## run A
==> flow/design.v (excerpt) <==
module cpu(
	input clk,
	input reset,
	input logic [15:0] i_mem_rddata,
	input logic i_mem_wait,  
	input logic i_mem_rddatavalid,  
	output logic [15:0] o_mem_wrdata,
	output logic [15:0] o_mem_addr,
	output logic o_mem_rd,
	output logic o_mem_wr
);
Size in the first run: roughly 240 flip-flops, roughly 54 I/O pins, about 13000 um2 of cells after synthesis.
export LEC_CHECK = 0
export ABC_AREA = 1
export CAP_MARGIN = 20
export CORE_MARGIN = 2
export CORE_UTILIZATION = 72
export CTS_CLUSTER_DIAMETER = 359
export CTS_CLUSTER_SIZE = 14
export SETUP_SLACK_MARGIN = 0.45
export SLEW_MARGIN = 20
create_clock -name core_clock -period 3.91 [get_ports {clk}]
run.sh (not shown) runs the stock make flow with config.mk's settings and CLKGATE_MAP_FILE=.
Run A finished all stages; however, its layout fails the closing checks, the failures being negative setup slack.
Edits applied to the flow inputs when going from run A to run B:
- CORE_UTILIZATION now 66, was 72
- CTS_CLUSTER_SIZE no longer set, was 14
- SETUP_SLACK_MARGIN no longer set, was 0.45
- CTS_CLUSTER_DIAMETER now 228, was 359
- the clock period (ns, I/O delays scaled along) now 2.4, was 3.91
[summary]
- Run B had finished all stages when the layout checks came back failing, citing negative setup slack.
- Sort run B and run A by buffer count excluding the clock tree in the final layout desc -> top: run B
- Against run A, internal power summed over all cells in run B rose by more than 100%.
- Changes observed in run B relative to run A: average routed wire per standard cell +about 8%, power saw an increase.
The following lists how run C was set up differently from run B:
- CTS_CLUSTER_DIAMETER: 228 -> 354
- HOLD_SLACK_MARGIN: unset -> -0.08
- CORE_UTILIZATION: 66 -> 40
- the clock period (ns, I/O delays scaled along): 2.4 -> 4.8
[summary]
Summary of run B and run C: one run falls short of a clean finish, namely run B.
[run C] post-route worst setup slack rose 2.21 ns relative to run B
In the flow results for run B and run C, the largest voltage drop on the vdd net is smaller on run C.
Uppermost layer routed: met5 -> run B, met4 -> run C
Number of buffers created by CTS, run C vs run B: down by a few percent
Relative to run B, overall fraction of global-route tracks in use has gone down in run C.
[run C] total stage count of the critical path fell 2 relative to run B

* * *

cpu again, from the RTL that the note above started with.
clock: 2.66 ns
lec_check: 0
abc_area: 1
cap_margin: 20
core_aspect_ratio: 0.89
core_margin: 2
core_utilization: 72
cts_cluster_diameter: 373
cts_cluster_size: 24
hold_slack_margin: -0.05
place_density: 0.37
setup_slack_margin: 0.67
slew_margin: 20
The first run stopped in global routing.
Rerun with:
==> flow/config.mk (replaced) <==
export PLATFORM = sky130hd
export DESIGN_NAME = cpu
export DESIGN_NICKNAME = cpu
export VERILOG_FILES = /design/flow/design.v
export SDC_FILE = /design/flow/constraint.sdc
export NUM_CORES = 4
export LEC_CHECK = 0
export ABC_AREA = 1
export CAP_MARGIN = 20
export CORE_MARGIN = 2
export CORE_UTILIZATION = 72
export PLACE_DENSITY_LB_ADDON = 0.27
export SETUP_SLACK_MARGIN = 1.15
export SLEW_MARGIN = 20
==> flow/constraint.sdc (replaced) <==
create_clock -name core_clock -period 4.38 [get_ports {clk}]
set_input_delay 0.8760 -clock core_clock [delete_from_list [all_inputs] [get_ports {clk}]]
set_output_delay 0.8760 -clock core_clock [all_outputs]
set_load 0.01 [all_outputs]
What happened: With this change the flow finished with setup timing left; synthesized area does not change; die area hardly moves; synthesized cell count is unchanged.
Rerun with:
--- a/flow/config.mk
+++ b/flow/config.mk
@@ -9,6 +9,4 @@
 export CAP_MARGIN = 20
 export CORE_MARGIN = 2
-export CORE_UTILIZATION = 72
-export PLACE_DENSITY_LB_ADDON = 0.27
-export SETUP_SLACK_MARGIN = 1.15
+export CORE_UTILIZATION = 62
 export SLEW_MARGIN = 20
==> flow/constraint.sdc (replaced) <==
create_clock -name core_clock -period 2.13 [get_ports {clk}]
set_input_delay 0.4260 -clock core_clock [delete_from_list [all_inputs] [get_ports {clk}]]
set_output_delay 0.4260 -clock core_clock [all_outputs]
set_load 0.01 [all_outputs]
Result:
- The changed run produced a layout that fails on setup timing
- power climbs by well over a third
- cell area rises by about a fifth
- sequential cell count is unchanged
- routed wire length climbs by a few percent
- combinational power grows by well over a third
- non-clock buffer count went up by 235
- fmax rises by roughly a tenth
- sequential power climbs by well over a third
- global-route usage goes down by 3.8 points
- area after synthesis does not change
No activity file was given, so power comes from the tool's default toggle rates.
